==> flow/design.v <==
module USER_PRJ1 #( parameter pADDR_WIDTH   = 12,
                   parameter pDATA_WIDTH   = 32
                 )
(
  output wire                        awready,
  output wire                        arready,
  output wire                        wready,
  output wire                        rvalid,
  output wire  [(pDATA_WIDTH-1) : 0] rdata,
  input  wire                        awvalid,
  input  wire                [11: 0] awaddr,
  input  wire                        arvalid,
  input  wire                [11: 0] araddr,
  input  wire                        wvalid,
  input  wire  [(pDATA_WIDTH-1) : 0] wdata,
  input  wire                        rready,
  input  wire                        ss_tvalid,
  input  wire  [(pDATA_WIDTH-1) : 0] ss_tdata,
  input  wire                        sm_tready,
  output wire                        ss_tready,
  output wire                        sm_tvalid,
  output wire  [(pDATA_WIDTH-1) : 0] sm_tdata,
  input  wire                        axi_clk,
  input  wire                        axi_reset_n
);
wire [3:0]  tap_WE;
wire        tap_EN;
wire [11:0] tap_A;
wire [31:0] tap_Di, tap_Do;
bram11 tap_ram(
    .clk(axi_clk),
    .we(|tap_WE),
    .re(tap_EN),
    .waddr(tap_A),
    .raddr(tap_A),
    .wdi(tap_Di),
    .rdo(tap_Do)
);
wire [3:0]  data_WE;
wire        data_EN;
wire [11:0] data_A;
wire [31:0] data_Di, data_Do;
bram11 data_ram(
    .clk(axi_clk),
    .we(|data_WE),
    .re(data_EN),
    .waddr(data_A),
    .raddr(data_A),
    .wdi(data_Di),
    .rdo(data_Do)
);
fir inst_fir(
    .awready(awready),
    .wready(wready),
    .awvalid(awvalid),
    .awaddr(awaddr),
    .wvalid(wvalid),
    .wdata(wdata),
    .arready(arready),
    .rready(rready),
    .arvalid(arvalid),
    .araddr(araddr),
    .rvalid(rvalid),
    .rdata(rdata),    
    .ss_tvalid(ss_tvalid), 
    .ss_tdata(ss_tdata), 
    .ss_tlast(1'b0),
    .ss_tready(ss_tready), 
    .sm_tready(sm_tready), 
    .sm_tvalid(sm_tvalid), 
    .sm_tdata(sm_tdata), 
    .tap_WE(tap_WE),
    .tap_EN(tap_EN),
    .tap_Di(tap_Di),
    .tap_A(tap_A),
    .tap_Do(tap_Do),
    .data_WE(data_WE),
    .data_EN(data_EN),
    .data_Di(data_Di),
    .data_A(data_A),
    .data_Do(data_Do),
    .axis_clk(axi_clk),
    .axis_rst_n(axi_reset_n)
);
endmodule  
module fir 
#(  parameter pADDR_WIDTH = 12,
    parameter pDATA_WIDTH = 32,
    parameter Tape_Num    = 10  
)
(
    output  wire                     awready,  
    output  wire                      wready,   
    input   wire                     awvalid,  
    input   wire [(pADDR_WIDTH-1):0] awaddr,   
    input   wire                     wvalid,  
    input   wire [(pDATA_WIDTH-1):0] wdata,   
    output  wire                     arready,  
    input   wire                     rready,  
    input   wire                     arvalid,  
    input   wire [(pADDR_WIDTH-1):0] araddr,  
    output  reg                      rvalid,  
    output  reg  [(pDATA_WIDTH-1):0] rdata,   
    input   wire                     ss_tvalid,  
    input   wire [(pDATA_WIDTH-1):0] ss_tdata,  
    input   wire                     ss_tlast,  
    output  reg                      ss_tready,  
    input   wire                     sm_tready,  
    output  reg                      sm_tvalid,  
    output  reg  [(pDATA_WIDTH-1):0] sm_tdata,  
    output  reg                      sm_tlast,  
    output  reg  [3:0]               tap_WE,
    output  wire                     tap_EN,
    output  reg  [(pDATA_WIDTH-1):0] tap_Di,
    output  wire   [(pADDR_WIDTH-1):0] tap_A,
    input   wire [(pDATA_WIDTH-1):0] tap_Do,
    output  reg  [3:0]               data_WE,
    output  wire                     data_EN,
    output  reg  [(pDATA_WIDTH-1):0] data_Di,
    output  wire [(pADDR_WIDTH-1):0] data_A,
    input   wire [(pDATA_WIDTH-1):0] data_Do,
    input   wire                     axis_clk,
    input   wire                     axis_rst_n
);
localparam S_RESET_RAM = 0;
localparam S_COMPUTE = 1;
localparam S_READY = 2;
localparam S_DONE = 3;
localparam S_FIN = 4;
localparam S_WAIT_START = 5;
reg ap_done_w, ap_done_r;
reg ap_idle_w, ap_idle_r;
reg ap_start_w, ap_start_r;
reg rvalid_w;
reg [(pDATA_WIDTH-1):0] rdata_w;
reg read_axil_wait_w, read_axil_wait_r;
reg tap_A_read, tap_A_write;
reg [(pDATA_WIDTH-1):0] data_len_w,data_len_r;
wire [31:0] addr_map_0_data;
reg [3:0] data_A_byte;
reg [3:0] state_w, state_r;
reg [3:0] data_addr_cnt_w, data_addr_cnt_r;
reg [3:0] data_addr_base_w, data_addr_base_r;
reg [(pDATA_WIDTH-1):0] res_w,res_r;
reg last_one_w, last_one_r;
wire [31:0] mac_result;
assign addr_map_0_data = {{29{1'b0}},ap_idle_r,ap_done_r,ap_start_r};
assign tap_EN = 1'b1;
assign data_EN = 1'b1;
assign tap_A =  tap_A_write ? awaddr-64 : 
                tap_A_read ? araddr-64 : data_addr_cnt_r;
assign wready = awvalid && wvalid;
assign awready = awvalid && wvalid;
assign data_A = data_A_byte;
assign arready = 1;
assign mac_result = $signed(res_r) + $signed($signed(data_Do) * $signed(tap_Do));
always @(*) begin
    state_w = state_r;
    case (state_r)
        S_RESET_RAM:begin
            if(data_addr_cnt_r == Tape_Num)begin
                state_w = S_WAIT_START;
            end
        end
        S_WAIT_START:begin
            if(ap_start_r)begin
                state_w = S_READY;
            end
        end
        S_READY:begin
            if(ss_tvalid)begin
                state_w = S_COMPUTE;
            end
        end
        S_COMPUTE:begin
            if(data_addr_cnt_r == Tape_Num+1)begin
                state_w = S_DONE;
            end
        end
        S_DONE:begin
            if(sm_tready)begin
                if(last_one_r) 
                    state_w = S_FIN;
                else
                    state_w = S_READY;
            end
        end
    endcase
end
always @(*) begin
    data_addr_cnt_w = data_addr_cnt_r;
    data_WE = 4'b0000;
    data_Di = 0;
    data_A_byte = 0;
    ap_done_w = ap_done_r;
    ap_idle_w = ap_idle_r;
    data_addr_base_w = data_addr_base_r;
    last_one_w = last_one_r;
    ss_tready = 0;
    sm_tvalid = 0;
    sm_tdata = 0;
    res_w = res_r;
    case (state_r)
        S_RESET_RAM:begin
            data_WE = 4'b1111;
            data_Di = 0;
            data_A_byte = data_addr_cnt_r;
            if (data_addr_cnt_r == Tape_Num)begin
                data_addr_cnt_w = data_addr_cnt_r;
                ap_idle_w = 0;
            end
            else begin
                data_addr_cnt_w = data_addr_cnt_r + 1;
            end
        end
        S_WAIT_START:begin
            data_addr_cnt_w = 0;
        end
        S_READY:begin
            ss_tready = 1;
            res_w = 0;
            if(ss_tvalid)begin
                data_Di = ss_tdata;
                data_WE = 4'b1111;
                data_A_byte = data_addr_base_r;
            end
        end
        S_COMPUTE:begin
            res_w = (data_addr_cnt_r == 0) ? res_r : mac_result;
            data_A_byte = (data_addr_base_r + data_addr_cnt_r > Tape_Num) ? 
                        data_addr_base_r + data_addr_cnt_r - Tape_Num - 1 : 
                        data_addr_base_r + data_addr_cnt_r;
            if(data_addr_cnt_r == Tape_Num+1)begin
                data_addr_cnt_w = 0;
                if(data_addr_base_r == 0)begin
                    data_addr_base_w = Tape_Num;
                end
                else begin
                    data_addr_base_w = data_addr_base_r - 1;
                end
                if(ss_tlast)begin
                    ap_done_w = 1;
                    ap_idle_w = 1;
                end
            end
            else begin
                data_addr_cnt_w = data_addr_cnt_r + 1;
            end
        end
        S_DONE:begin
            sm_tvalid = 1;
            sm_tdata = res_r;
            if(sm_tready)begin
                res_w = 0;
                last_one_w = ss_tlast;
            end
        end
        S_FIN:begin
        end
    endcase
end
always @(*) begin
    tap_A_write = 0;
    tap_Di = 0;
    tap_WE = 0;
    ap_start_w = 0;
    data_len_w = data_len_r;
    if(awvalid && wvalid)begin
        if(awaddr >= 64)begin
            tap_A_write = 1;
            tap_Di = wdata;
            tap_WE = 4'b1111;
        end
        else begin
            if (awaddr == 0)begin
                ap_start_w = 1;
            end
            else begin  
                data_len_w = wdata;
            end
        end
    end
end
always @(*) begin
    rvalid_w = 0;
    rdata_w = 0;
    read_axil_wait_w = 0;
    tap_A_read = 0;
    if(arvalid)begin
        if(araddr == 0)begin
            rdata_w = addr_map_0_data;
            rvalid_w = 1;
        end
        else begin
            if(read_axil_wait_r == 0) begin
                read_axil_wait_w = 1;
                tap_A_read = 1;
            end
            else begin
                rdata_w = tap_Do;
                rvalid_w = 1;
            end
        end
    end
end
always @(posedge axis_clk or negedge axis_rst_n) begin
    if(!axis_rst_n) begin
        ap_done_r <= 1'b0;
        ap_idle_r <= 1'b1;  
        ap_start_r <= 1'b0;
        rdata <= 0;
        rvalid <= 0;
        read_axil_wait_r <= 0;
        data_len_r <= 0;
        data_addr_cnt_r <= 0;
        state_r <= S_RESET_RAM;
        data_addr_base_r <= Tape_Num;
        res_r <= 0;
        last_one_r <= 0;
    end 
    else begin
        ap_done_r <= ap_done_w;
        ap_idle_r <= ap_idle_w;
        ap_start_r <= ap_start_w;
        rdata <= rdata_w;
        rvalid <= rvalid_w;
        read_axil_wait_r <= read_axil_wait_w;
        data_len_r <= data_len_w;
        data_addr_cnt_r <= data_addr_cnt_w;
        state_r <= state_w;
        data_addr_base_r <= data_addr_base_w;
        res_r <= res_w;
        last_one_r <= last_one_w;
    end
end
endmodule
module bram11 (clk, we, re, waddr, raddr, wdi, rdo);
    parameter ADDR_WIDTH = 12;
    parameter SIZE = 11;
    parameter BIT_WIDTH = 32;
    input                          clk;
    input                          we, re;
    input [ADDR_WIDTH-1:0]         waddr, raddr;
    input [BIT_WIDTH-1:0]          wdi;
    output reg [BIT_WIDTH-1:0]     rdo;
    reg [BIT_WIDTH-1:0] RAM [SIZE-1:0];
    wire [BIT_WIDTH-1:0] ram0 = RAM[0];
    wire [BIT_WIDTH-1:0] ram1 = RAM[1];
    wire [BIT_WIDTH-1:0] ram2 = RAM[2];
    wire [BIT_WIDTH-1:0] ram3 = RAM[3];
    wire [BIT_WIDTH-1:0] ram4 = RAM[4];
    wire [BIT_WIDTH-1:0] ram5 = RAM[5];
    wire [BIT_WIDTH-1:0] ram6 = RAM[6];
    wire [BIT_WIDTH-1:0] ram7 = RAM[7];
    wire [BIT_WIDTH-1:0] ram8 = RAM[8];
    wire [BIT_WIDTH-1:0] ram9 = RAM[9];
    wire [BIT_WIDTH-1:0] ram10 = RAM[10];
    always @(posedge clk)begin
        if(re) rdo <= RAM[raddr];
    end
    always @(posedge clk)begin
        if(we) RAM[waddr] <= wdi;
    end
endmodule
==> flow/run.sh <==
#!/bin/bash
# the make line also repeats each setting of config.mk as NAME=value (left out here)
make -C /OpenROAD-flow-scripts/flow DESIGN_CONFIG=/design/flow/config.mk WORK_HOME=/design/flow/orfs CLKGATE_MAP_FILE= finish
==> flow/config.mk <==
export PLATFORM = sky130hd
export DESIGN_NAME = USER_PRJ1
export DESIGN_NICKNAME = USER_PRJ1
export VERILOG_FILES = /design/flow/design.v
export SDC_FILE = /design/flow/constraint.sdc
export NUM_CORES = 4
export LEC_CHECK = 0
export CAP_MARGIN = 20
export CORE_MARGIN = 2
export CORE_UTILIZATION = 65
export CTS_CLUSTER_DIAMETER = 45
export SETUP_SLACK_MARGIN = 2.82
export SLEW_MARGIN = 20
export TNS_END_PERCENT = 5
==> flow/constraint.sdc <==
create_clock -name core_clock -period 10.2 [get_ports {axi_clk}]
set_input_delay 2.0400 -clock core_clock [delete_from_list [all_inputs] [get_ports {axi_clk}]]
set_output_delay 2.0400 -clock core_clock [all_outputs]
set_load 0.01 [all_outputs]
==> impl_metrics.yaml, run 1 <==
# yosys + openroad results
outcome:
  outcome: "finished clean"
synthesis:
  yosys-top-cells-count: "edfxtp_1, nand2_1, inv_1"
  synth-edff-count: 704
  syn_area_um2: 49610
  topCellsByArea: "edfxtp_1, fa_1, and2_1"
  ys_cells: 4046
  syn_area_per_cell_um2: 12.26
  yosys_warnings: 2
  ys_async_sr_fraction_pct: 9.541
  top_cell: "edfxtp_1"
  top_area_cell: "edfxtp_1"
  ys_area_um2: 49610
  synthTopLogicFamily: "adder cells"
  fp_nets: 4742
  syn-instance-count: 4046
  simple_gate_area_share_pct: 12.12
  yosysUniqueCellTypes: 62
  synth_flops: 849
  adder_share_pct: 21.77
  ys_dominant_reg_cell: "edfxtp_1"
  top_area_share_pct: 42.61
  mux_share_pct: 5.006
  xor_share_pct: 1.624
  ys_seq_share_pct: 49.29
  synthAoiAreaFrac_pct: 4.330
cts:
  clkTransAtPathRegs_ns: 0.06
  clock_sinks: 849
  root_buffer: "clkbuf_16"
  clockBufferDepth: 3
  numCtsBuffers: 95
  holdBufCountCts: 0
  clk_latency_ns: 0.71
  tritoncts: "built"
  htreeDepth: 3
floorplanning:
  dieArea_um2: 78550
  die_w_um: 280.3
  fp-utilization_pct: 65.54
  rows: 101
  core_um2: 75700
  die-height_um: 280.3
  io_pins: 166
critical_path:
  r2r_end: "inst_fir.res_r[31]$_DFFE_PN0P_"
  start_kind: "flop"
  path_class: "flop to flop"
  crit_path_cell_trace: "nand2_1, fa_1, inv_1, fa_1, inv_1, fa_1, inv_1, fa_1, inv_1, fa_1, fa_1, fa_1, fa_1, xnor2_1, xnor2_1, xnor2_1, xnor2_1, xnor2_1, xnor2_1, xnor2_1, and3_1, o31ai_1"
  cpPeakStageDelay_ns: 0.80
  startpoint: "tap_ram.rdo[20]$_DFF_P_"
  crit_required_ns: 10.69
  timing.reg2reg.worst_path_depth: 22
  cp-endpoint: "inst_fir.res_r[31]$_DFFE_PN0P_"
  cp.arrival_ns: 7.86
  worstReg2RegStart: "tap_ram.rdo[20]$_DFF_P_"
  cp.buffers_inverters: 4
  cp_slowest_cell: "dfxtp_1"
  critPathTopFamily: "adder cells"
  critPathMaxFanout: 13
  path_common_cell: "fa_1"
  path_depth: 22
  rrSetupSlack_ns: 2.83
  cp-end-kind: "flop"
placed_design:
  dp_cells: 5034
  dp_slack_ns: 1.960
  hpwl_um: 78800
  gp_congestion: 0.8756
  port-buffer-count: 163
drt:
  viasPerCell: 5.980
  num_vias: 31300
  drt_iter0_drc: 2535
  routed_wl_um: 123600
  wl_per_cell_um: 23.62
  drc_errors: 0
  detail_route.first_pass.iterations: 7
  ant_nets: 0
global_routing:
  antenna_found_initial: 3
  grt_pass1_wl_um: 191500
  grt_overflow: 0
  grt_max_degree: 166
  grt_pass1_vias: 33400
  track_usage_pct: 32.62
finish:
  fill_cells: 4999
  fin_cells: 5233
  syn2layout_area_growth_pct: 13.05
  nets: 4869
final_timing:
  relSlewSlack_pct: 29.18
  fmax_ghz: 0.1356
  whs_ns: 0.4967
  hold_viol: 0
  rsz0062_at_grt: "true"
  skew_ns: 0.07977
  tightest_slew_ns: 1.056
  setup_violations: 0
  period_used_pct: 72.28
  tns_ns: 0
  slew_violations: 0
  fin_crit_ns: 7.372
  worst_slack_ns: 2.828
run:
  warnings: 40
  timing.max_cap.violations: 0
hold_path:
  holdPathEnd: "inst_fir.ap_idle_r$_DFFE_PN1P_"
  min_from: "inst_fir.ap_idle_r$_DFFE_PN1P_"
  hold_path.class: "flop to flop"
  hold_depth: 1
-- stage by stage --
stage	util [%]	area, um^2
detailed placement	69.15	52350
global placement	69.15	52350
CTS	73.89	55930
finish	74.10	56090
floorplan	-	49610
global route	74.09	56080
-- metal layers --
layer	routed length, um	track usage [%]	vias up
met1	48260	43.41	16020
met4	5240	13.67	2
met3	9317	5.105	296
met5	12	0	-
met2	60740	54.16	1327
li1	-	-	13660
-- repair_timing --
action | in CTS | in global routing
pin swaps | 4 | 5
setup endpoints to repair | 14 | 8
cloned | 1 | 0
setup buffers | 12 | 7
resized | 69 | 16
-- cell type report --
type / instances / area [um^2] / share of cell area [%]
Tap cell: 978 / 1224 / 2.182
Inverter: 536 / 2012 / 3.587
Sequential cell: 849 / 24550 / 43.77
Antenna cell: 3 / 7.507 / 0.01338
Multi-Input combinational cell: 2441 / 22600 / 40.29
Timing Repair Buffer: 250 / 2454 / 4.374
Clock buffer: 117 / 2531 / 4.513
Clock inverter: 59 / 711.9 / 1.269
==> run 2: changes to the inputs <==
Settings changed: ABC_AREA set to 0, CORE_UTILIZATION 65 to 72, CTS_CLUSTER_DIAMETER 45 to not set, CTS_CLUSTER_SIZE set to 44, PLACE_DENSITY_LB_ADDON set to 0.2, SETUP_SLACK_MARGIN 2.82 to 1.33, TNS_END_PERCENT 5 to not set.
Clock period 10.2 ns to 4.86 ns, I/O delays scaled along.
==> impl_metrics.yaml, run 2 <==
# yosys + openroad results
critical_path:
  r2r_end: "inst_fir.res_r[31]$_DFFE_PN0P_"
  crit_path_cell_trace: "buf_12, buf_8, buf_4, nand2_1, fa_1, fa_1, inv_1, fa_1, fa_1, fa_1, inv_1, fa_1, fa_1, fa_1, xnor2_1, xnor2_1, xnor2_1, xnor2_1, xnor2_1, xnor2_1, xnor2_1, buf_4, and3_1, o31ai_2"
  cp.arrival_ns: 8.26
  cp.buffers_inverters: 6
  timing.reg2reg.worst_path_depth: 24
  path_depth: 24
  rrSetupSlack_ns: -2.83
  start_kind: "flop"
  critPathTopFamily: "adder cells"
  path_common_cell: "fa_1"
  cp-endpoint: "inst_fir.res_r[31]$_DFFE_PN0P_"
  critPathMaxFanout: 6
  cp_slowest_cell: "fa_1"
  cpPeakStageDelay_ns: 0.62
  cp-end-kind: "flop"
  startpoint: "tap_ram.rdo[1]$_DFF_P_"
  crit_required_ns: 5.43
  worstReg2RegStart: "tap_ram.rdo[1]$_DFF_P_"
  path_class: "flop to flop"
synthesis:
  syn_area_um2: 49610
  ys_dominant_reg_cell: "edfxtp_1"
  top_area_cell: "edfxtp_1"
  simple_gate_area_share_pct: 12.12
  synth-edff-count: 704
  ys_cells: 4046
  adder_share_pct: 21.77
  top_area_share_pct: 42.61
  synth_flops: 849
  ys_area_um2: 49610
  yosysUniqueCellTypes: 62
  synthTopLogicFamily: "adder cells"
  synthAoiAreaFrac_pct: 4.330
  ys_seq_share_pct: 49.29
  yosys-top-cells-count: "edfxtp_1, nand2_1, inv_1"
  topCellsByArea: "edfxtp_1, fa_1, and2_1"
  syn_area_per_cell_um2: 12.26
  yosys_warnings: 2
  top_cell: "edfxtp_1"
  mux_share_pct: 5.006
  fp_nets: 4742
  syn-instance-count: 4046
  ys_async_sr_fraction_pct: 9.541
  xor_share_pct: 1.624
outcome:
  so_faults: "setup timing"
  outcome: "failed layout checks"
final_timing:
  whs_ns: 0.3401
  fin_crit_ns: 7.689
  tightest_slew_ns: 1.424
  period_used_pct: 158.2
  slew_violations: 0
  relSlewSlack_pct: 5.074
  skew_ns: 0.03816
  rsz0062_at_grt: "true"
  worst_slack_ns: -2.829
  fmax_ghz: 0.1301
  setup_violations: 24
  hold_viol: 0
drt:
  detail_route.first_pass.iterations: 10
  drt_iter0_drc: 6244
  viasPerCell: 6.901
  ant_nets: 0
  drc_errors: 0
  num_vias: 37930
  routed_wl_um: 174300
  wl_per_cell_um: 31.71
finish:
  fin_util_pct: 89.90
  nets: 5232
  syn2layout_area_growth_pct: 24.05
  fin_cells: 5496
cts:
  clkTransAtPathRegs_ns: 0.07
  clockBufferDepth: 3
  htreeDepth: 3
  holdBufCountCts: 0
  numCtsBuffers: 85
  tritoncts: "built"
  clock_sinks: 849
  clk_latency_ns: 0.69
  root_buffer: "clkbuf_16"
floorplanning:
  core_um2: 68470
  die-height_um: 266.5
  die_w_um: 266.5
  fp-utilization_pct: 72.47
  rows: 96
  dieArea_um2: 71020
  io_pins: 166
global_routing:
  grt_pass1_wl_um: 213800
  antenna_found_initial: 15
  grt_overflow: 0
  gr-usage-met1_pct: 50.15
  grt_use_met3_pct: 7.574
  grt_max_degree: 76
  grt_busiest_layer: "met2"
  grt_pass1_vias: 36720
  track_usage_pct: 40.77
  use_met2_pct: 67.44
run:
  warnings: 33
  timing.max_cap.violations: 0
placed_design:
  dp_cells: 5170
  port-buffer-count: 163
  gp_congestion: 0.9268
  hpwl_um: 85620
hold_path:
  hold_path.class: "primary input to asynchronous set/reset pin"
==> run 2: per-layer routing <==
layer / share of wire (%) / vias up
met2: 45 / 3915
met4: 10 / 26
met5: 0.22 / -
met3: 15 / 1348
met1: 29 / 18240
li1: - / 14400
==> run 2: stage by stage <==
| stage | setup TNS, ns | instance area, um^2 | worst slack [ns] |
|---|---|---|---|
| floorplan | -22.71 | 50690 | -1.852 |
| global placement | -34.52 | 54900 | -2.144 |
| detailed placement | -37.50 | 54900 | -2.317 |
| CTS | -35.39 | 59170 | -2.248 |
| global route | -41.73 | 61540 | -2.883 |
| finish | -38.19 | 61550 | -2.829 |
==> run 2: layout make-up <==
cell class | instances | area (um^2)
Tap cell | 882 | 1104
Sequential cell | 849 | 24530
Clock inverter | 39 | 526.8
Antenna cell | 8 | 20.02
Timing Repair Buffer | 623 | 6982
Clock buffer | 118 | 2313
Fill cell | 2365 | 6918
Multi-Input combinational cell | 2441 | 24060
Inverter | 536 | 2014
==> run 2: what timing repair did <==
item / in CTS / in global routing
pin swaps: 96 / 96
endpoints found under the setup margin: 425 / 458
gates resized: 189 / 251
gates cloned: 8 / 31
buffers inserted: 52 / 69
==> run 3: changes to the inputs <==
Settings changed: ABC_AREA 0 to not set, CELL_PAD_IN_SITES_DETAIL_PLACEMENT set to 0, CELL_PAD_IN_SITES_GLOBAL_PLACEMENT set to 0, CORE_ASPECT_RATIO set to 1.82, CTS_CLUSTER_SIZE 44 to 42, GPL_ROUTABILITY_DRIVEN set to 0, MAX_ROUTING_LAYER set to met5, MIN_ROUTING_LAYER set to met1, PLACE_DENSITY set to 0.36, PLACE_DENSITY_LB_ADDON 0.2 to not set, SETUP_SLACK_MARGIN 1.33 to 0.18, TNS_END_PERCENT set to 10.
Clock period 4.86 ns to 6.68 ns, I/O delays scaled along.
==> impl_metrics.yaml, run 3 <==
# yosys + openroad results
synthesis:
  yosys-top-cells-count: "edfxtp_1, nand2_1, inv_1"
  simple_gate_area_share_pct: 12.12
  synth-edff-count: 704
  ys_area_um2: 49610
  ys_dominant_reg_cell: "edfxtp_1"
  syn_area_per_cell_um2: 12.26
  synthTopLogicFamily: "adder cells"
  synthAoiAreaFrac_pct: 4.330
  synth_flops: 849
  ys_seq_share_pct: 49.29
  yosysUniqueCellTypes: 62
  top_area_share_pct: 42.61
  fp_nets: 4742
  ys_async_sr_fraction_pct: 9.541
  top_cell: "edfxtp_1"
  adder_share_pct: 21.77
  xor_share_pct: 1.624
  mux_share_pct: 5.006
  yosys_warnings: 2
  syn-instance-count: 4046
  top_area_cell: "edfxtp_1"
  topCellsByArea: "edfxtp_1, fa_1, and2_1"
  syn_area_um2: 49610
  ys_cells: 4046
critical_path:
  path_depth: 27
  r2r_end: "inst_fir.res_r[26]$_DFFE_PN0P_"
  crit_required_ns: 7.15
  start_kind: "flop"
  cp.arrival_ns: 7.85
  cp_slowest_cell: "fa_2"
  cp.buffers_inverters: 7
  cpPeakStageDelay_ns: 0.60
  path_common_cell: "fa_1"
  worstReg2RegStart: "data_ram.rdo[10]$_DFF_P_"
  timing.reg2reg.worst_path_depth: 27
  startpoint: "data_ram.rdo[10]$_DFF_P_"
  rrSetupSlack_ns: -0.70
  cp-end-kind: "flop"
  path_class: "flop to flop"
  cp-endpoint: "inst_fir.res_r[26]$_DFFE_PN0P_"
  critPathTopFamily: "adder cells"
  critPathMaxFanout: 9
final_timing:
  tightest_slew_ns: 1.093
  whs_ns: 0.4933
  fmax_ghz: 0.1354
  fin_crit_ns: 7.383
  hold_viol: 0
  skew_ns: 0.03650
  relSlewSlack_pct: 27.12
  worst_slack_ns: -0.7031
  rsz0062_at_grt: "true"
  period_used_pct: 110.5
  setup_violations: 12
  slew_violations: 0
global_routing:
  grt_pass1_wl_um: 208500
  grt_overflow: 0
  track_usage_pct: 40.68
  antenna_found_initial: 7
  grt_max_degree: 195
  grt_pass1_vias: 36490
drt:
  ant_nets: 0
  viasPerCell: 6.275
  drt_iter0_drc: 3119
  wl_per_cell_um: 25.90
  num_vias: 33480
  drc_errors: 0
  detail_route.first_pass.iterations: 8
  routed_wl_um: 138200
cts:
  clock_sinks: 849
  clockBufferDepth: 3
  tritoncts: "built"
  clkTransAtPathRegs_ns: 0.06
  htreeDepth: 3
  root_buffer: "clkbuf_16"
  holdBufCountCts: 0
  numCtsBuffers: 74
  clk_latency_ns: 0.66
outcome:
  outcome: "failed layout checks"
  so_faults: "setup timing"
floorplanning:
  rows: 129
  core_um2: 68110
  dieArea_um2: 71120
  die-height_um: 358.1
  fp-utilization_pct: 72.84
  die_w_um: 198.6
  io_pins: 166
placed_design:
  port-buffer-count: 163
  dp_cells: 5168
  hpwl_um: 92540
  dpl_cell_area_um2: 54090
run:
  warnings: 41
  timing.max_cap.violations: 0
finish:
  combGateArea_um2: 22880
  fin_cells: 5335
  syn2layout_area_growth_pct: 15.30
  stdcell_area_um2: 57210
  nets: 5048
  fin_util_pct: 83.99
  fill_cells: 3563
  regArea_um2: 24510
hold_path:
  min_from: "inst_fir.ap_idle_r$_DFFE_PN1P_"
  hold_path.class: "flop to flop"
  holdPathEnd: "inst_fir.ap_idle_r$_DFFE_PN1P_"
  hold_depth: 1
## run 3: repair_timing
item                       4_1_cts  5_1_grt
gates resized                   96       15
setup endpoints to repair       18       18
pin swaps                       63       18
gates cloned                     0        0
setup buffers                   22        3
## run 3: cell type report
class                   instances  share of cell area [%]
diodes                          6                 0.02625
inverters                     536                   3.517
flip-flops and latches        849                   42.85
well taps                     917                   2.006
clock inverters                31                  0.7108
clock buffers                 105                   3.602
repair buffers                450                   7.294
multi-input cells            2441                   39.99
## run 3: routing by layer
layer  global-route usage (%)  up-vias  part of all wire (%)
met4                    31.84       10                   8.6
met5                        0        -                 0.034
li1                         -    13990                     -
met1                    45.01    16690                    32
met3                    8.652      714                   8.9
met2                    68.39     2063                    51
## run 3: per-stage QoR
stage | setup TNS (ns) | setup slack, ns
2_1_floorplan | -0.04554 | -0.04554
3_3_place_gp | -6.224 | -0.6974
3_5_place_dp | -7.663 | -0.8976
4_1_cts | -3.194 | -0.5991
5_1_grt | -7.507 | -1.076
6_report | -4.686 | -0.7031
==> run 4: changes to the inputs <==
Settings changed: CAP_MARGIN 20 to 0, CELL_PAD_IN_SITES_DETAIL_PLACEMENT 0 to not set, CELL_PAD_IN_SITES_GLOBAL_PLACEMENT 0 to not set, CORE_ASPECT_RATIO 1.82 to not set, CTS_CLUSTER_SIZE 42 to 72, GPL_ROUTABILITY_DRIVEN 0 to not set, MAX_ROUTING_LAYER met5 to not set, MIN_ROUTING_LAYER met1 to not set, PLACE_DENSITY 0.36 to 0.65, SETUP_SLACK_MARGIN 0.18 to 1.14, TNS_END_PERCENT 10 to not set.
Clock period 6.68 ns to 6.44 ns, I/O delays scaled along.
==> impl_metrics.yaml, run 4 <==
# yosys + openroad results
synthesis:
  syn-instance-count: 4046
  ys_area_um2: 49610
  adder_share_pct: 21.77
  syn_area_um2: 49610
  syn_area_per_cell_um2: 12.26
  ys_async_sr_fraction_pct: 9.541
  mux_share_pct: 5.006
  synth_flops: 849
  fp_nets: 4742
  topCellsByArea: "edfxtp_1, fa_1, and2_1"
  simple_gate_area_share_pct: 12.12
  top_area_share_pct: 42.61
  xor_share_pct: 1.624
  ys_dominant_reg_cell: "edfxtp_1"
  yosys_warnings: 2
  top_area_cell: "edfxtp_1"
  yosysUniqueCellTypes: 62
  synthAoiAreaFrac_pct: 4.330
  synth-edff-count: 704
  ys_cells: 4046
  ys_seq_share_pct: 49.29
  top_cell: "edfxtp_1"
  synthTopLogicFamily: "adder cells"
  yosys-top-cells-count: "edfxtp_1, nand2_1, inv_1"
global_routing:
  grt_overflow: 0
  antenna_found_initial: 6
  track_usage_pct: 38.12
  grt_pass1_wl_um: 200700
  grt_pass1_vias: 35640
  grt_max_degree: 98
cts:
  htreeDepth: 3
  numCtsBuffers: 85
  clockBufferDepth: 3
  tritoncts: "built"
  clkTransAtPathRegs_ns: 0.06
  holdBufCountCts: 0
  clk_latency_ns: 0.67
  clock_sinks: 849
  root_buffer: "clkbuf_16"
floorplanning:
  fp-utilization_pct: 72.47
  die-height_um: 266.5
  core_um2: 68470
  die_w_um: 266.5
  rows: 96
  io_pins: 166
  dieArea_um2: 71020
critical_path:
  worstReg2RegStart: "tap_ram.rdo[4]$_DFF_P_"
  path_depth: 27
  critPathMaxFanout: 5
  path_class: "flop to flop"
  cpPeakStageDelay_ns: 0.57
  cp-endpoint: "inst_fir.res_r[29]$_DFFE_PN0P_"
  cp_slowest_cell: "fa_1"
  critPathTopFamily: "adder cells"
  cp.buffers_inverters: 9
  startpoint: "tap_ram.rdo[4]$_DFF_P_"
  cp-end-kind: "flop"
  rrSetupSlack_ns: -0.60
  cp.arrival_ns: 7.60
  start_kind: "flop"
  timing.reg2reg.worst_path_depth: 27
  crit_required_ns: 7.00
  r2r_end: "inst_fir.res_r[29]$_DFFE_PN0P_"
  path_common_cell: "fa_1"
placed_design:
  gp_congestion: 0.9366
  hpwl_um: 85430
  port-buffer-count: 163
drt:
  routed_wl_um: 132900
  ant_nets: 0
  viasPerCell: 6.207
  num_vias: 33250
  drc_errors: 0
  wl_per_cell_um: 24.80
  drt_iter0_drc: 3436
  detail_route.first_pass.iterations: 7
final_timing:
  hold_viol: 0
  fmax_ghz: 0.1420
  period_used_pct: 109.4
  worst_slack_ns: -0.6023
  tns_ns: -5.355
  skew_ns: 0.03775
  setup_violations: 15
  tightest_slew_ns: 1.131
  whs_ns: 0.5167
  fin_crit_ns: 7.042
  slew_violations: 0
  rsz0062_at_grt: "true"
  relSlewSlack_pct: 24.60
finish:
  fill_cells: 3300
  syn2layout_area_growth_pct: 18.29
  nets: 5098
run:
  timing.max_cap.violations: 0
  warnings: 35
outcome:
  so_faults: "setup timing"
  outcome: "failed layout checks"
hold_path:
  hold_path.class: "primary input to asynchronous set/reset pin"
==> run 4: layout make-up <==
| cell class | instances | area [um^2] | area share, % |
|---|---|---|---|
| multi-input cells | 2441 | 23490 | 40.02 |
| diodes | 5 | 12.51 | 0.02132 |
| repair buffers | 489 | 4659 | 7.939 |
| well taps | 882 | 1104 | 1.880 |
| clock inverters | 38 | 545.5 | 0.9295 |
| inverters | 536 | 2012 | 3.428 |
| flip-flops and latches | 849 | 24510 | 41.77 |
| clock buffers | 117 | 2357 | 4.016 |
==> run 4: metrics by stage <==
step,area (um^2),worst slack [ns],util [%],instances
after floorplan,50130,-0.2716,-,4046
after CTS,58150,-0.5945,84.93,5339
after global placement,54360,-0.7937,79.39,5139
final,58690,-0.6023,85.72,5357
after global routing,58680,-0.8206,85.71,5353
after detailed placement,54370,-0.9030,79.42,5141
==> run 4: per-layer routing <==
| metal | routed length, um | track usage [%] |
|---|---|---|
| met2 | 67070 | 64.56 |
| met1 | 45510 | 46.27 |
| met3 | 11660 | 6.929 |
| met4 | 8596 | 22.30 |
| met5 | 38 | 0 |
==> run 4: what timing repair did <==
item | CTS | global route
gates resized | 145 | 91
pin swaps | 139 | 52
setup endpoints to repair | 24 | 24
setup buffers | 40 | 13
cloned | 3 | 0
==> run 5: changes to the inputs <==
Settings changed: CAP_MARGIN 0 to 20, CTS_CLUSTER_SIZE 72 to 42, SETUP_SLACK_MARGIN 1.14 to 1.7.
Clock period 6.44 ns to 6.29 ns, I/O delays scaled along.
==> impl_metrics.yaml, run 5 <==
# yosys + openroad results
cts:
  tritoncts: "built"
  numCtsBuffers: 85
  root_buffer: "clkbuf_16"
  clockBufferDepth: 3
  clock_sinks: 849
  clk_latency_ns: 0.69
  clkTransAtPathRegs_ns: 0.06
  htreeDepth: 3
final_timing:
  relSlewSlack_pct: 23.05
  fin_crit_ns: 7.147
  tns_ns: -8.980
  period_used_pct: 113.6
  setup_violations: 18
  hold_viol: 0
  rsz0062_at_grt: "true"
  skew_ns: 0.06047
  worst_slack_ns: -0.8571
  tightest_slew_ns: 1.153
  slew_violations: 0
  fmax_ghz: 0.1399
  whs_ns: 0.3674
critical_path:
  critPathTopFamily: "adder cells"
  start_kind: "flop"
  cp.arrival_ns: 7.67
  crit_required_ns: 6.81
  timing.reg2reg.worst_path_depth: 25
  path_common_cell: "fa_1"
  rrSetupSlack_ns: -0.86
  worstReg2RegStart: "tap_ram.rdo[7]$_DFF_P_"
  path_class: "flop to flop"
  path_depth: 25
  cp_slowest_cell: "fa_1"
  cp.buffers_inverters: 5
  startpoint: "tap_ram.rdo[7]$_DFF_P_"
  cp-end-kind: "flop"
  critPathMaxFanout: 12
  cpPeakStageDelay_ns: 0.56
  r2r_end: "inst_fir.res_r[31]$_DFFE_PN0P_"
  cp-endpoint: "inst_fir.res_r[31]$_DFFE_PN0P_"
drt:
  viasPerCell: 6.283
  top_layer: "met4"
  detail_route.first_pass.iterations: 6
  num_vias: 33830
  drt_iter0_drc: 3601
  routed_wl_um: 138500
  ant_nets: 0
  wirelength_met1_um: 46530
  drc_errors: 0
  wl_met2_um: 69430
  wl_met3_um: 13940
  wl_per_cell_um: 25.73
floorplanning:
  fp-utilization_pct: 72.47
  die-height_um: 266.5
  core_um2: 68470
  rows: 96
  die_w_um: 266.5
  io_pins: 166
  dieArea_um2: 71020
synthesis:
  syn-instance-count: 4046
  yosys-top-cells-count: "edfxtp_1, nand2_1, inv_1"
  ys_cells: 4046
  yosysUniqueCellTypes: 62
  syn_area_per_cell_um2: 12.26
  xor_share_pct: 1.624
  ys_area_um2: 49610
  mux_share_pct: 5.006
  top_area_cell: "edfxtp_1"
  synth_flops: 849
  synthAoiAreaFrac_pct: 4.330
  top_cell: "edfxtp_1"
  top_area_share_pct: 42.61
  topCellsByArea: "edfxtp_1, fa_1, and2_1"
  ys_async_sr_fraction_pct: 9.541
  fp_nets: 4742
  synthTopLogicFamily: "adder cells"
  ys_dominant_reg_cell: "edfxtp_1"
  simple_gate_area_share_pct: 12.12
  syn_area_um2: 49610
  adder_share_pct: 21.77
  synth-edff-count: 704
  yosys_warnings: 2
  ys_seq_share_pct: 49.29
global_routing:
  antenna_found_initial: 3
  track_usage_pct: 39.90
  grt_pass1_wl_um: 208600
  grt_overflow: 0
  grt_max_degree: 158
  grt_pass1_vias: 36250
finish:
  fill_cells: 3239
  stdcell_area_um2: 59000
  nets: 5125
  syn2layout_area_growth_pct: 18.91
  fin_cells: 5384
outcome:
  outcome: "failed layout checks"
  so_faults: "setup timing"
placed_design:
  dpl_cell_area_um2: 54490
  port-buffer-count: 163
  hpwl_um: 84690
  dp_cells: 5144
  gp_congestion: 0.9451
run:
  timing.max_cap.violations: 0
  warnings: 38
hold_path:
  hold_path.class: "primary input to asynchronous set/reset pin"
## run 5: cell type report
cell class / instances / area, um^2 / area share [%]
antenna: 1 / 2.502 / 0.004242
clock inverter: 56 / 669.4 / 1.135
multi-input combinational: 2444 / 23530 / 39.88
sequential: 849 / 24510 / 41.54
clock buffer: 103 / 2236 / 3.790
timing repair buffer: 513 / 4931 / 8.358
tap: 882 / 1104 / 1.871
inverter: 536 / 2019 / 3.423
## run 5: timing repair
| action | 4_1_cts | 5_1_grt |
|---|---|---|
| gates cloned | 5 | 2 |
| endpoints found under the setup margin | 314 | 227 |
| buffers inserted | 41 | 31 |
| hold endpoints to repair | 0 | 0 |
| hold buffers | 0 | 0 |
| pin swaps | 100 | 37 |
| gates resized | 139 | 75 |
## run 5: metal layers
layer,track usage (%),vias to the layer above
met5,0,-
met3,8.220,531
met1,48.78,16980
li1,-,14150
met4,22.65,0
met2,66.79,2162
## run 5: metrics by stage
step,worst slack [ns],util (%)
global placement,-0.9570,79.59
floorplan,-0.4216,-
CTS,-0.7653,85.33
global route,-1.078,86.17
finish,-0.8571,86.17
detailed placement,-1.160,79.59
==> run 6: changes to the inputs <==
Settings changed: CELL_PAD_IN_SITES_DETAIL_PLACEMENT set to 2, CORE_ASPECT_RATIO set to 0.81, CORE_UTILIZATION 72 to 40, CTS_CLUSTER_SIZE 42 to not set, GPL_ROUTABILITY_DRIVEN set to 1, PLACE_DENSITY 0.65 to not set, SETUP_SLACK_MARGIN 1.7 to not set.
Clock period 6.29 ns to 9.0 ns, I/O delays scaled along.
==> impl_metrics.yaml, run 6 <==
# yosys + openroad results
synthesis:
  ys_area_um2: 49610
  synthAoiAreaFrac_pct: 4.330
  topCellsByArea: "edfxtp_1, fa_1, and2_1"
  synth-edff-count: 704
  top_cell: "edfxtp_1"
  fp_nets: 4742
  syn-instance-count: 4046
  top_area_cell: "edfxtp_1"
  ys_cells: 4046
  mux_share_pct: 5.006
  ys_async_sr_fraction_pct: 9.541
  top_area_share_pct: 42.61
  yosysUniqueCellTypes: 62
  synthTopLogicFamily: "adder cells"
  yosys_warnings: 2
  ys_seq_share_pct: 49.29
  ys_dominant_reg_cell: "edfxtp_1"
  synth_flops: 849
  adder_share_pct: 21.77
  xor_share_pct: 1.624
  yosys-top-cells-count: "edfxtp_1, nand2_1, inv_1"
  syn_area_um2: 49610
  simple_gate_area_share_pct: 12.12
  syn_area_per_cell_um2: 12.26
global_routing:
  grt_pass1_vias: 40660
  grt_overflow: 0
  grt_max_degree: 167
  antenna_found_initial: 15
  grt_pass1_wl_um: 296100
  track_usage_pct: 32.25
final_timing:
  fin_crit_ns: 9.224
  worst_slack_ns: -0.2237
  hold_viol: 0
  fmax_ghz: 0.1084
  setup_violations: 2
  skew_ns: 0.09248
  whs_ns: 0.5353
  slew_violations: 0
  relSlewSlack_pct: 21.55
  period_used_pct: 102.5
  tightest_slew_ns: 1.175
cts:
  clock_sinks: 849
  clockBufferDepth: 3
  clkTransAtPathRegs_ns: 0.08
  root_buffer: "clkbuf_16"
  numCtsBuffers: 88
  htreeDepth: 3
  clk_latency_ns: 0.75
  tritoncts: "built"
hold_path:
  holdPathEnd: "inst_fir.ap_idle_r$_DFFE_PN1P_"
  hold_depth: 1
  hold_path.class: "flop to flop"
  min_from: "inst_fir.ap_idle_r$_DFFE_PN1P_"
finish:
  nets: 4881
  fin_util_pct: 45.96
  stdcell_area_um2: 56700
  syn2layout_area_growth_pct: 14.28
critical_path:
  path_common_cell: "fa_1"
  startpoint: "tap_ram.rdo[11]$_DFF_P_"
  cp-endpoint: "inst_fir.res_r[31]$_DFFE_PN0P_"
  timing.reg2reg.worst_path_depth: 25
  cpPeakStageDelay_ns: 0.91
  worstReg2RegStart: "tap_ram.rdo[11]$_DFF_P_"
  critPathTopFamily: "adder cells"
  crit_required_ns: 9.62
  path_class: "flop to flop"
  r2r_end: "inst_fir.res_r[31]$_DFFE_PN0P_"
  cp_slowest_cell: "fa_1"
  path_depth: 25
  start_kind: "flop"
  cp.buffers_inverters: 5
  cp.arrival_ns: 9.84
  rrSetupSlack_ns: -0.22
  critPathMaxFanout: 14
  cp-end-kind: "flop"
drt:
  routed_wl_um: 218500
  drc_errors: 0
  ant_nets: 0
  viasPerCell: 6.123
  wl_per_cell_um: 36.93
  drt_iter0_drc: 4507
  num_vias: 36220
  detail_route.first_pass.iterations: 6
floorplanning:
  dieArea_um2: 126900
  fp-utilization_pct: 40.22
  die_w_um: 395.3
  core_um2: 123400
  io_pins: 166
  rows: 116
  die-height_um: 321.0
placed_design:
  gp_congestion: 0.8547
  port-buffer-count: 163
  dpl_cell_area_um2: 53490
  hpwl_um: 128300
outcome:
  so_faults: "setup timing"
  outcome: "failed layout checks"
run:
  timing.max_cap.violations: 0
  warnings: 37
==> run 6: metal layers <==
layer | wire, um | track usage [%] | share of wire (%) | up-vias
met2 | 106000 | 55.25 | 49 | 2607
met1 | 75810 | 37.87 | 35 | 18930
met3 | 19360 | 6.079 | 8.9 | 990
met5 | 116 | 0 | 0.053 | -
met4 | 17190 | 19.06 | 7.9 | 18
li1 | - | - | - | 13680
==> run 6: per-stage QoR <==
stage          setup TNS (ns)  worst slack (ns)  std cells
2_1_floorplan               0             1.973       4046
3_3_place_gp                0            0.7996       5745
3_5_place_dp                0            0.1120       5745
4_1_cts                     0           0.04220       5911
5_1_grt               -0.2537           -0.2135       5914
6_report              -0.3551           -0.2237       5916
==> run 6: repair_timing <==
item / 4_1_cts / 5_1_grt
pin swaps: 0 / 1
resized: 10 / 17
hold buffers: 0 / 0
setup endpoints to repair: 2 / 2
gates cloned: 0 / 0
buffers inserted: 0 / 1
==> run 6: layout make-up <==
cell class              count  area (um^2)
flip-flops and latches    849        24470
diodes                      3        7.507
clock inverters            53        684.4
repair buffers            269         2506
multi-input cells        2441        22530
clock buffers             113         2416
well taps                1652         2067
fillers                 12040        66670
inverters                 536         2012
==> run 7: changes to the inputs <==
Settings changed: CELL_PAD_IN_SITES_DETAIL_PLACEMENT 2 to not set, CORE_ASPECT_RATIO 0.81 to not set, CORE_UTILIZATION 40 to 53, GPL_ROUTABILITY_DRIVEN 1 to not set, MAX_ROUTING_LAYER set to met5, PLACE_DENSITY_LB_ADDON set to 0.08, SLEW_MARGIN 20 to 40, TNS_END_PERCENT set to 100.
Clock period 9.0 ns to 6.71 ns, I/O delays scaled along.
==> impl_metrics.yaml, run 7 <==
# yosys + openroad results
synthesis:
  synth-edff-count: 704
  ys_dominant_reg_cell: "edfxtp_1"
  top_area_cell: "edfxtp_1"
  ys_area_um2: 49610
  syn-instance-count: 4046
  adder_share_pct: 21.77
  mux_share_pct: 5.006
  simple_gate_area_share_pct: 12.12
  yosysUniqueCellTypes: 62
  ys_async_sr_fraction_pct: 9.541
  synthAoiAreaFrac_pct: 4.330
  topCellsByArea: "edfxtp_1, fa_1, and2_1"
  top_cell: "edfxtp_1"
  yosys_warnings: 2
  xor_share_pct: 1.624
  synth_flops: 849
  yosys-top-cells-count: "edfxtp_1, nand2_1, inv_1"
  fp_nets: 4742
  ys_cells: 4046
  top_area_share_pct: 42.61
  syn_area_um2: 49610
  synthTopLogicFamily: "adder cells"
  ys_seq_share_pct: 49.29
  syn_area_per_cell_um2: 12.26
final_timing:
  tns_ns: -1.321
  slew_violations: 0
  rsz0062_at_grt: "true"
  worst_slack_ns: -0.3050
  hold_viol: 0
  skew_ns: 0.02236
  period_used_pct: 104.5
  setup_violations: 8
  fmax_ghz: 0.1426
  fin_crit_ns: 7.015
  whs_ns: 0.4977
  relSlewSlack_pct: 37.90
  tightest_slew_ns: 0.9315
hold_path:
  hold_path.class: "flop to flop"
  min_from: "inst_fir.ap_idle_r$_DFFE_PN1P_"
  hold_depth: 1
  holdPathEnd: "inst_fir.ap_idle_r$_DFFE_PN1P_"
cts:
  holdBufCountCts: 0
  clk_latency_ns: 0.67
  numCtsBuffers: 88
  tritoncts: "built"
  clock_sinks: 849
  root_buffer: "clkbuf_16"
  htreeDepth: 3
  clockBufferDepth: 3
  clkTransAtPathRegs_ns: 0.06
global_routing:
  grt_pass1_vias: 31870
  grt_overflow: 0
  track_usage_pct: 26.77
  antenna_found_initial: 4
  grt_max_degree: 195
  grt_pass1_wl_um: 190700
finish:
  fill_cells: 7318
  stdcell_area_um2: 58820
  syn2layout_area_growth_pct: 18.55
  fin_cells: 5699
  nets: 5071
placed_design:
  gp_congestion: 0.8822
  port-buffer-count: 163
  dp_cells: 5508
  dpl_cell_area_um2: 54660
  hpwl_um: 84650
drt:
  drt_iter0_drc: 2376
  wl_per_cell_um: 21.97
  antenna_cells: 0
  detail_route.first_pass.iterations: 5
  ant_nets: 0
  viasPerCell: 5.445
  drc_errors: 0
  num_vias: 31030
  routed_wl_um: 125200
critical_path:
  cp_slowest_cell: "fa_1"
  path_common_cell: "fa_1"
  cp.buffers_inverters: 7
  cpPeakStageDelay_ns: 0.58
  timing.reg2reg.worst_path_depth: 25
  rrSetupSlack_ns: -0.31
  worstReg2RegStart: "tap_ram.rdo[2]$_DFF_P_"
  critPathTopFamily: "adder cells"
  crit_required_ns: 7.28
  path_class: "flop to flop"
  cp-end-kind: "flop"
  cp.arrival_ns: 7.59
  start_kind: "flop"
  r2r_end: "inst_fir.res_r[31]$_DFFE_PN0P_"
  cp-endpoint: "inst_fir.res_r[31]$_DFFE_PN0P_"
  path_depth: 25
  critPathMaxFanout: 8
  startpoint: "tap_ram.rdo[2]$_DFF_P_"
floorplanning:
  die_w_um: 310.0
  core_um2: 93050
  io_pins: 166
  fp-utilization_pct: 53.32
  dieArea_um2: 96080
  die-height_um: 310.0
  rows: 112
outcome:
  so_faults: "setup timing"
  outcome: "failed layout checks"
run:
  timing.max_cap.violations: 0
  warnings: 37
-- run 7: metrics by stage --
| step | utilization [%] | setup slack (ns) |
|---|---|---|
| after floorplan | - | -0.01554 |
| after global placement | 58.62 | -0.6279 |
| after detailed placement | 58.75 | -0.7034 |
| after CTS | 62.42 | -0.3556 |
| after global routing | 63.21 | -0.6043 |
| final | 63.21 | -0.3050 |
-- run 7: area by class of cell --
| cell class | instances | area [um^2] | area share, % |
|---|---|---|---|
| well taps | 1254 | 1569 | 2.668 |
| multi-input cells | 2441 | 23290 | 39.60 |
| clock inverters | 47 | 455.4 | 0.7743 |
| flip-flops and latches | 849 | 24530 | 41.70 |
| inverters | 536 | 2014 | 3.425 |
| clock buffers | 113 | 2421 | 4.116 |
| repair buffers | 459 | 4539 | 7.718 |
-- run 7: repair_timing --
item                                   in CTS  in global routing
pin swaps                                  51                107
endpoints found under the hold margin       0                  0
gates cloned                                1                  2
setup endpoints to repair                  14                 14
setup buffers                              12                 21
gates resized                             100                134
-- run 7: layer usage --
metal | vias up | GRT usage, % | share of wire [%]
met5 | - | 0 | 0.010
met4 | 2 | 8.662 | 3.5
met3 | 194 | 4.025 | 6.2
met2 | 884 | 44.70 | 49
met1 | 15880 | 36.30 | 41
li1 | 14070 | - | -
==> run 8: changes to the inputs <==
Settings changed: CAP_MARGIN 20 to 30, CORE_MARGIN 2 to 10, CORE_UTILIZATION 53 to 40, HOLD_SLACK_MARGIN set to 0.2, MAX_ROUTING_LAYER met5 to not set, PLACE_DENSITY_LB_ADDON 0.08 to not set, TNS_END_PERCENT 100 to not set.
Clock period 6.71 ns to 9.0 ns, I/O delays scaled along.
==> impl_metrics.yaml, run 8 <==
# yosys + openroad results
outcome:
  outcome: "finished clean"
synthesis:
  topCellsByArea: "edfxtp_1, fa_1, and2_1"
  yosys_warnings: 2
  top_area_share_pct: 42.61
  mux_share_pct: 5.006
  ys_cells: 4046
  ys_dominant_reg_cell: "edfxtp_1"
  ys_area_um2: 49610
  synth-edff-count: 704
  fp_nets: 4742
  yosys-top-cells-count: "edfxtp_1, nand2_1, inv_1"
  synth_flops: 849
  syn_area_per_cell_um2: 12.26
  top_cell: "edfxtp_1"
  top_area_cell: "edfxtp_1"
  xor_share_pct: 1.624
  yosysUniqueCellTypes: 62
  simple_gate_area_share_pct: 12.12
  synthAoiAreaFrac_pct: 4.330
  ys_async_sr_fraction_pct: 9.541
  syn-instance-count: 4046
  ys_seq_share_pct: 49.29
  adder_share_pct: 21.77
  syn_area_um2: 49610
  synthTopLogicFamily: "adder cells"
critical_path:
  critPathTopFamily: "adder cells"
  cp-endpoint: "inst_fir.res_r[31]$_DFFE_PN0P_"
  rrSetupSlack_ns: 0.93
  critPathMaxFanout: 15
  timing.reg2reg.worst_path_depth: 25
  start_kind: "flop"
  path_common_cell: "fa_1"
  path_depth: 25
  cp.buffers_inverters: 5
  cpPeakStageDelay_ns: 0.71
  path_class: "flop to flop"
  cp.arrival_ns: 8.65
  r2r_end: "inst_fir.res_r[31]$_DFFE_PN0P_"
  cp-end-kind: "flop"
  cp_slowest_cell: "dfxtp_1"
  worstReg2RegStart: "tap_ram.rdo[5]$_DFF_P_"
  crit_required_ns: 9.58
  startpoint: "tap_ram.rdo[5]$_DFF_P_"
drt:
  viasPerCell: 5.103
  routed_wl_um: 126700
  ant_nets: 0
  wl_per_cell_um: 21.48
  num_vias: 30100
  detail_route.first_pass.iterations: 5
  drt_iter0_drc: 1949
  drc_errors: 0
  antenna_cells: 0
floorplanning:
  die_w_um: 372.2
  io_pins: 166
  fp-utilization_pct: 40.18
  die-height_um: 372.2
  core_um2: 123500
  rows: 129
  dieArea_um2: 138500
cts:
  root_buffer: "clkbuf_16"
  clock_sinks: 849
  clockBufferDepth: 3
  tritoncts: "built"
  post_cts_buffers: 0
  htreeDepth: 3
  cts_resized: 0
  holdBufCountCts: 0
  clkTransAtPathRegs_ns: 0.06
  numCtsBuffers: 86
  clk_latency_ns: 0.67
global_routing:
  antenna_found_initial: 6
  grt_max_degree: 196
  grt_pass1_wl_um: 194400
  grt_pass1_vias: 31310
  track_usage_pct: 18.45
  grt_overflow: 0
final_timing:
  fmax_ghz: 0.1240
  rsz0062_at_grt: "false"
  relSlewSlack_pct: 40.86
  whs_ns: 0.4907
  hold_viol: 0
  period_used_pct: 89.64
  setup_violations: 0
  skew_ns: 0.03763
  slew_violations: 0
  fin_crit_ns: 8.067
  tns_ns: 0
  tightest_slew_ns: 0.8859
placed_design:
  hpwl_um: 86210
  dp_cells: 5736
  dpl_cell_area_um2: 53600
  gp_congestion: 0.8321
  port-buffer-count: 163
hold_path:
  min_from: "inst_fir.ap_idle_r$_DFFE_PN1P_"
  holdPathEnd: "inst_fir.ap_idle_r$_DFFE_PN1P_"
  hold_path.class: "flop to flop"
  hold_depth: 1
finish:
  stdcell_area_um2: 56540
  syn2layout_area_growth_pct: 13.96
  fin_cells: 5899
  nets: 4886
run:
  warnings: 33
  timing.max_cap.violations: 0
==> run 8: layout make-up <==
type	count	area [um^2]
flip-flops and latches	849	24470
inverters	536	2013
repair buffers	276	2631
clock inverters	38	473.0
well taps	1637	2048
clock buffers	122	2380
fillers	11130	66940
multi-input cells	2441	22520
==> run 8: routing by layer <==
metal	vias up	track usage, %	share of wire [%]
li1	13700	-	-
met1	15450	24.61	43
met2	755	31.05	49
met3	189	2.759	5.5
met4	6	5.499	3.0
met5	-	0	0.032
==> run 8: metrics by stage <==
| stage | utilization [%] | setup WS, ns |
|---|---|---|
| detailed placement | 43.41 | 0.8255 |
| global placement | 43.32 | 0.6456 |
| CTS | 45.72 | 0.8183 |
| finish | 45.79 | 0.9327 |
| global route | 45.79 | 0.5071 |
| floorplan | - | 1.973 |
==> run 9: changes to the inputs <==
Settings changed: CAP_MARGIN 30 to 20, CORE_MARGIN 10 to 2, CORE_UTILIZATION 40 to 22, HOLD_SLACK_MARGIN 0.2 to not set, SLEW_MARGIN 40 to 20.
Clock period 9.0 ns to 13.6 ns, I/O delays scaled along.
==> impl_metrics.yaml, run 9 <==
# yosys + openroad results
final_timing:
  whs_ns: 0.4903
  period_used_pct: 60.15
  hold_viol: 0
  fin_crit_ns: 8.181
  setup_violations: 0
  worst_slack_ns: 5.419
  relSlewSlack_pct: 22.26
  fmax_ghz: 0.1222
  skew_ns: 0.1130
  slew_violations: 0
  tightest_slew_ns: 1.164
  tns_ns: 0
  rsz0062_at_grt: "false"
drt:
  antenna_cells: 0
  num_vias: 30080
  detail_route.first_pass.iterations: 5
  routed_wl_um: 133500
  wl_per_cell_um: 18.50
  drt_iter0_drc: 2030
  drc_errors: 0
  viasPerCell: 4.170
  ant_nets: 0
hold_path:
  holdPathEnd: "tap_ram.rdo[19]$_DFF_P_"
  hold_path.class: "flop to flop"
  hold_depth: 2
  min_from: "tap_ram.RAM[10][19]$_DFFE_PP_"
critical_path:
  critPathMaxFanout: 21
  r2r_end: "inst_fir.res_r[31]$_DFFE_PN0P_"
  cp.arrival_ns: 8.84
  cp.buffers_inverters: 6
  cpPeakStageDelay_ns: 1.05
  path_depth: 26
  cp_slowest_cell: "dfxtp_1"
  critPathTopFamily: "adder cells"
  rrSetupSlack_ns: 5.42
  worstReg2RegStart: "tap_ram.rdo[12]$_DFF_P_"
  cp-end-kind: "flop"
  path_common_cell: "fa_1"
  timing.reg2reg.worst_path_depth: 26
  crit_required_ns: 14.25
  startpoint: "tap_ram.rdo[12]$_DFF_P_"
  cp-endpoint: "inst_fir.res_r[31]$_DFFE_PN0P_"
  start_kind: "flop"
  path_class: "flop to flop"
cts:
  root_buffer: "clkbuf_16"
  htreeDepth: 3
  cts_resized: 0
  clock_sinks: 849
  holdBufCountCts: 0
  tritoncts: "built"
  clockBufferDepth: 3
  numCtsBuffers: 91
  clk_latency_ns: 0.75
  clkTransAtPathRegs_ns: 0.06
  post_cts_buffers: 0
synthesis:
  syn_area_per_cell_um2: 12.26
  syn_area_um2: 49610
  yosys_warnings: 2
  top_area_share_pct: 42.61
  synth-edff-count: 704
  synthAoiAreaFrac_pct: 4.330
  ys_cells: 4046
  adder_share_pct: 21.77
  topCellsByArea: "edfxtp_1, fa_1, and2_1"
  xor_share_pct: 1.624
  syn-instance-count: 4046
  ys_seq_share_pct: 49.29
  ys_area_um2: 49610
  synth_flops: 849
  top_area_cell: "edfxtp_1"
  simple_gate_area_share_pct: 12.12
  fp_nets: 4742
  yosysUniqueCellTypes: 62
  ys_dominant_reg_cell: "edfxtp_1"
  mux_share_pct: 5.006
  synthTopLogicFamily: "adder cells"
  yosys-top-cells-count: "edfxtp_1, nand2_1, inv_1"
  ys_async_sr_fraction_pct: 9.541
  top_cell: "edfxtp_1"
floorplanning:
  fp-utilization_pct: 22.10
  dieArea_um2: 229300
  die_w_um: 478.9
  rows: 174
  io_pins: 166
  core_um2: 224500
  die-height_um: 478.9
finish:
  nets: 4841
  combGateArea_um2: 22510
  syn2layout_area_growth_pct: 16.61
  fill_cells: 23160
  regArea_um2: 24460
  stdcell_area_um2: 57850
placed_design:
  dpl_cell_area_um2: 54840
  gp_congestion: 0.8225
  dp_slack_ns: 5.229
  hpwl_um: 88700
  port-buffer-count: 163
global_routing:
  grt_overflow: 0
  antenna_found_initial: 12
  grt_pass1_vias: 31500
  grt_max_degree: 196
  track_usage_pct: 11.59
  grt_pass1_wl_um: 200900
run:
  warnings: 34
  timing.max_cap.violations: 0
outcome:
  outcome: "finished clean"
[run 9: routing by layer]
metal	vias up	wire length (um)	GRT usage, %
met4	0	5100	4.291
met5	-	0	0
met1	15450	58640	15.39
met2	819	62700	18.84
li1	13610	-	-
met3	209	7039	2.057
[run 9: layout make-up]
cell class	instances	area share [%]
Multi-Input combinational cell	2441	38.90
Timing Repair Buffer	226	3.677
Clock buffer	117	4.139
Tap cell	2992	6.471
Sequential cell	849	42.28
Clock inverter	53	1.055
Inverter	536	3.478
[run 9: through the flow]
| stage | utilization, % | instances |
|---|---|---|
| final | 25.78 | 7214 |
| after global placement | 24.43 | 7044 |
| after global routing | 25.78 | 7214 |
| after detailed placement | 24.43 | 7044 |
| after CTS | 25.77 | 7214 |
| after floorplan | - | 4046 |
